exp/onyx:
## axi_dma_controller
module axi_dma_controller #(
    parameter int ADDR_WD = 32,
    parameter int DATA_WD = 32,
    parameter int CHANNEL_COUNT = 8,  
    parameter int MAX_BURST_LEN = 16,  
    localparam int STRB_WD = DATA_WD / 8
) (
    input wire                    clk,
    input wire                    rst,
    input wire                    cmd_valid,
    input wire [ADDR_WD-1:0]      cmd_src_addr,
    input wire [ADDR_WD-1:0]      cmd_dst_addr,
    input wire [1:0]              cmd_burst,
    input wire [ADDR_WD-1:0]      cmd_len,
    input wire [2:0]              cmd_size,
    output wire                   cmd_ready,
    output wire                   M_AXI_ARVALID,
    output wire [ADDR_WD-1:0]     M_AXI_ARADDR,
    output wire [7:0]             M_AXI_ARLEN,
    output wire [2:0]             M_AXI_ARSIZE,
    output wire [1:0]             M_AXI_ARBURST,
    input wire                    M_AXI_ARREADY,
    input wire                    M_AXI_RVALID,
    input wire [DATA_WD-1:0]      M_AXI_RDATA,
    input wire [1:0]              M_AXI_RRESP,
    input wire                    M_AXI_RLAST,
    output wire                   M_AXI_RREADY,
    output wire                   M_AXI_AWVALID,
    output wire [ADDR_WD-1:0]     M_AXI_AWADDR,
    output wire [7:0]             M_AXI_AWLEN,
    output wire [2:0]             M_AXI_AWSIZE,
    output wire [1:0]             M_AXI_AWBURST,
    input wire                    M_AXI_AWREADY,
    output wire                   M_AXI_WVALID,
    output wire [DATA_WD-1:0]     M_AXI_WDATA,
    output wire [STRB_WD-1:0]     M_AXI_WSTRB,
    output wire                   M_AXI_WLAST,
    input wire                    M_AXI_WREADY,
    input wire                    M_AXI_BVALID,
    input wire [1:0]              M_AXI_BRESP,
    output wire                   M_AXI_BREADY
);
==> flow/config.mk <==
export PLATFORM = sky130hd
export DESIGN_NAME = axi_dma_controller
export DESIGN_NICKNAME = axi_dma_controller
export VERILOG_FILES = /design/flow/design.v
export SDC_FILE = /design/flow/constraint.sdc
export NUM_CORES = 4
export LEC_CHECK = 0
export ABC_AREA = 1
export CAP_MARGIN = 15
export CELL_PAD_IN_SITES_DETAIL_PLACEMENT = 1
export CELL_PAD_IN_SITES_GLOBAL_PLACEMENT = 3
export CORE_MARGIN = 8
export CORE_UTILIZATION = 16
export PLACE_DENSITY_LB_ADDON = 0.02
export SLEW_MARGIN = 20
export TNS_END_PERCENT = 85
==> flow/constraint.sdc <==
create_clock -name core_clock -period 13.4 [get_ports {clk}]
set_input_delay 2.6800 -clock core_clock [delete_from_list [all_inputs] [get_ports {clk}]]
set_output_delay 2.6800 -clock core_clock [all_outputs]
set_load 0.01 [all_outputs]
run.sh (not shown) runs the stock make flow with config.mk's settings and CLKGATE_MAP_FILE=.
#### Input delta (exp/indigo over exp/onyx)
- swapping 16 for 40 in CORE_UTILIZATION
- swapping 15 for 20 in CAP_MARGIN
- clearing CELL_PAD_IN_SITES_DETAIL_PLACEMENT, which used to be 1
- swapping 8 for 2 in CORE_MARGIN
- clearing TNS_END_PERCENT, which used to be 85
- clearing CELL_PAD_IN_SITES_GLOBAL_PLACEMENT, which used to be 3
- clearing ABC_AREA, which used to be 1
- clearing PLACE_DENSITY_LB_ADDON, which used to be 0.02
- swapping 13.4 for 12.0 in the clock period (ns, I/O delays scaled along)
--- outcome ---
- exp/indigo did not stop at any stage, and its layout met the timing, design-rule and antenna checks.
- Summary of exp/indigo over exp/onyx: count of buffers inserted at the top-level ports has remained practically unchanged; critical path depth went down.
- exp/indigo against exp/onyx; global-route wire length before repair is down by more than a quarter.
- Cmp exp/indigo vs exp/onyx: arrival time reported for the critical path endpoint lower in exp/indigo
- Note that the number of tap instances recorded for exp/onyx amounts to 2.6 times the value seen in exp/indigo.
- Cell count after placement: exp/indigo vs exp/onyx down 7752
The inputs of exp/nickel differ from those of exp/indigo as listed below.
- setting SETUP_SLACK_MARGIN to 0.06 for the first time
- changing CORE_UTILIZATION from 40 to 31
- changing CAP_MARGIN from 20 to 35
- setting GPL_TIMING_DRIVEN to 0 for the first time
- setting PLACE_DENSITY to 0.49 for the first time
- changing CORE_MARGIN from 2 to 4
- setting GPL_ROUTABILITY_DRIVEN to 0 for the first time
- setting ABC_AREA to 1 for the first time
- setting CTS_CLUSTER_DIAMETER to 227 for the first time
### Flow results
exp/nickel: done, clean on timing, DRC and antenna. exp/indigo ended with every stage complete and zero timing, DRC or antenna violations. Cell count in the Yosys report of exp/nickel exceeds that of exp/indigo by more than a quarter. On half-perimeter wire length of the detailed placement result, exp/indigo beats exp/nickel. Relative to exp/indigo, worst setup slack increased by 0.13 ns in exp/nickel. For multi-input logic cell count, dividing the value from exp/indigo by the value from exp/nickel gives 0.65. Synthesized cell count in exp/nickel vs exp/indigo: up 3127. Compared with exp/indigo, exp/nickel shows a met2 wirelength from detailed routing that is 23% higher. Utilization exp/indigo -> exp/nickel: down. The overall routed net length of exp/nickel was inferior to that of exp/indigo.
Here is what was changed in the inputs of exp/pepper compared with exp/nickel.
- CORE_UTILIZATION: 31 -> 70
- GPL_TIMING_DRIVEN: 0 -> unset
- ABC_AREA: 1 -> unset
- CAP_MARGIN: 35 -> 20
- PLACE_DENSITY: 0.49 -> unset
- GPL_ROUTABILITY_DRIVEN: 0 -> unset
- CORE_MARGIN: 4 -> 2
- CTS_CLUSTER_DIAMETER: 227 -> unset
- SETUP_SLACK_MARGIN: 0.06 -> unset
- the clock period (ns, I/O delays scaled along): 12.0 -> 11.7
Notes after the runs:
exp/pepper vs exp/nickel, met2 routed wirelength went down by 17000 µm.
Layout overhead on the synthesized area: exp/pepper vs exp/nickel down 5.5 points
Against exp/nickel, exp/pepper comes in about 16% lower on routed wire length.
exp/pepper vs. exp/nickel: TritonCTS buffer count fell about 15%; post-synthesis share of cell area spent on full adders, half adders and majority gates stayed essentially flat.
> inputs changed (exp/pepper -> exp/cedar)
- swapping 70 for 57 in CORE_UTILIZATION
- swapping 11.7 for 8.75 in the clock period (ns, I/O delays scaled along)
[summary]
Finished, but not clean: exp/cedar, with setup timing.
Higher met3 track demand over resource in global routing goes to exp/pepper over exp/cedar.
Changes observed in exp/cedar relative to exp/pepper: largest clock skew in the final design barely changed, combinational gate area up about 6%, number of non-clock buffers in the layout rose by 140%, final routed wirelength across all metal layers has decreased.
Between exp/pepper and exp/cedar, first-pass iteration count of the detailed router decreased.

========
Starting RTL as in the previous note.
Settings: LEC_CHECK=0, CAP_MARGIN=20, CORE_ASPECT_RATIO=0.71, CORE_MARGIN=2, CORE_UTILIZATION=72, CTS_CLUSTER_SIZE=41, GPL_ROUTABILITY_DRIVEN=1, GPL_TIMING_DRIVEN=1, MAX_ROUTING_LAYER=met5, PLACE_DENSITY_LB_ADDON=0.0, SETUP_SLACK_MARGIN=1.89, SLEW_MARGIN=10, TNS_END_PERCENT=5; clock period 6.42 ns.
The first run failed in global routing (5_1_grt) with GRT-0116.
Next try:
Settings changed: CORE_UTILIZATION 72 to 64, CTS_CLUSTER_SIZE 41 to default, PLACE_DENSITY_LB_ADDON 0.0 to 0.01, SETUP_SLACK_MARGIN 1.89 to 1.08, TNS_END_PERCENT 5 to default.
What happened:
- This time the run reached the layout checks and failed them: negative setup slack
- area after synthesis is unchanged
- die area went up by about 12%
- synthesized cell count stays the same
Next try:
Settings changed: CORE_UTILIZATION 64 to 72, CTS_CLUSTER_SIZE from default to 47, PLACE_DENSITY_LB_ADDON 0.01 to 0.0, SETUP_SLACK_MARGIN 1.08 to 0.11, TNS_END_PERCENT from default to 5.
Clock period 6.42 ns to 4.13 ns, I/O delays scaled along.
The changed run did not get past global routing (5_1_grt).
Area after synthesis is unchanged.
Synthesized cell count does not change.
Die area falls by 11%.
Next try:
Settings changed: CORE_ASPECT_RATIO 0.71 to default, CORE_UTILIZATION 72 to 58, CTS_CLUSTER_SIZE 47 to default, GPL_ROUTABILITY_DRIVEN 1 to default, GPL_TIMING_DRIVEN 1 to default, MAX_ROUTING_LAYER met5 to default, PLACE_DENSITY_LB_ADDON 0.0 to default, SETUP_SLACK_MARGIN 0.11 to default, SLEW_MARGIN 10 to 20, TNS_END_PERCENT 5 to default.
Clock period 4.13 ns to 6.48 ns, I/O delays scaled along.
After rerunning: The new run reached the layout checks and failed them: negative setup slack. Synthesized cell count does not change. Synthesized area does not change. Die size came out higher by 24%.
Next try:
Settings changed: CORE_UTILIZATION 58 to 69, CTS_CLUSTER_SIZE from default to 32, SETUP_SLACK_MARGIN from default to 1.88.
- This time the run never finished: it broke off in global routing (5_1_grt) with GRT-0116
- die area is lower by 16%
- area after synthesis does not change
- synthesized cell count stays the same

========
Starting RTL as in the previous note.
==> flow/config.mk <==
export PLATFORM = sky130hd
export DESIGN_NAME = axi_dma_controller
export DESIGN_NICKNAME = axi_dma_controller
export VERILOG_FILES = /design/flow/design.v
export SDC_FILE = /design/flow/constraint.sdc
export NUM_CORES = 4
export LEC_CHECK = 0
export CAP_MARGIN = 20
export CORE_ASPECT_RATIO = 0.71
export CORE_MARGIN = 2
export CORE_UTILIZATION = 70
export CTS_CLUSTER_SIZE = 24
export GPL_ROUTABILITY_DRIVEN = 1
export GPL_TIMING_DRIVEN = 1
export MAX_ROUTING_LAYER = met5
export PLACE_DENSITY_LB_ADDON = 0.01
export SETUP_SLACK_MARGIN = -0.49
export SLEW_MARGIN = 10
==> flow/constraint.sdc <==
create_clock -name core_clock -period 6.42 [get_ports {clk}]
set_input_delay 1.2840 -clock core_clock [delete_from_list [all_inputs] [get_ports {clk}]]
set_output_delay 1.2840 -clock core_clock [all_outputs]
set_load 0.01 [all_outputs]
The starting point ended with an error in 5_1_grt (GRT-0232).
==> next run, changes <==
==> flow/config.mk (replaced) <==
export PLATFORM = sky130hd
export DESIGN_NAME = axi_dma_controller
export DESIGN_NICKNAME = axi_dma_controller
export VERILOG_FILES = /design/flow/design.v
export SDC_FILE = /design/flow/constraint.sdc
export NUM_CORES = 4
export LEC_CHECK = 0
export CAP_MARGIN = 20
export CELL_PAD_IN_SITES_DETAIL_PLACEMENT = 0
export CELL_PAD_IN_SITES_GLOBAL_PLACEMENT = 2
export CORE_ASPECT_RATIO = 1.17
export CORE_MARGIN = 9
export CORE_UTILIZATION = 28
export CTS_CLUSTER_DIAMETER = 334
export CTS_CLUSTER_SIZE = 15
export GPL_ROUTABILITY_DRIVEN = 0
export GPL_TIMING_DRIVEN = 1
export HOLD_SLACK_MARGIN = 0.11
export MAX_ROUTING_LAYER = met5
export PLACE_DENSITY = 0.41
export SETUP_SLACK_MARGIN = 1.08
export SLEW_MARGIN = 25
Result:
- This time the run produced a layout that fails on negative setup slack
- die area is higher to 2.6 times its value
- synthesized area stays the same
- synthesized cell count is unchanged
==> next run, changes <==
--- a/flow/config.mk
+++ b/flow/config.mk
@@ -7,0 +8 @@
+export ABC_AREA = 1
@@ -13 +14 @@
-export CORE_UTILIZATION = 28
+export CORE_UTILIZATION = 58
Outcome: The new run ran to the end with violations: negative setup slack. Fmax went up by roughly a tenth. Via count rises by a quarter to a third. Final cell count is higher by a few percent. Final area is lower slightly. Non-clock buffer count shrinks by 169. Worst setup slack gets better by 910 ps. Core utilization grows by 37 points.
==> next run, changes <==
==> flow/config.mk (replaced) <==
export PLATFORM = sky130hd
export DESIGN_NAME = axi_dma_controller
export DESIGN_NICKNAME = axi_dma_controller
export VERILOG_FILES = /design/flow/design.v
export SDC_FILE = /design/flow/constraint.sdc
export NUM_CORES = 4
export LEC_CHECK = 0
export ABC_AREA = 1
export CAP_MARGIN = 20
export CORE_MARGIN = 2
export CORE_UTILIZATION = 72
export SLEW_MARGIN = 20
==> flow/constraint.sdc (replaced) <==
create_clock -name core_clock -period 5.2 [get_ports {clk}]
set_input_delay 1.0400 -clock core_clock [delete_from_list [all_inputs] [get_ports {clk}]]
set_output_delay 1.0400 -clock core_clock [all_outputs]
set_load 0.01 [all_outputs]
The changed run failed in 5_1_grt. Die area goes down by a quarter to a third. Synthesized cell count stays the same. Area after synthesis does not change.
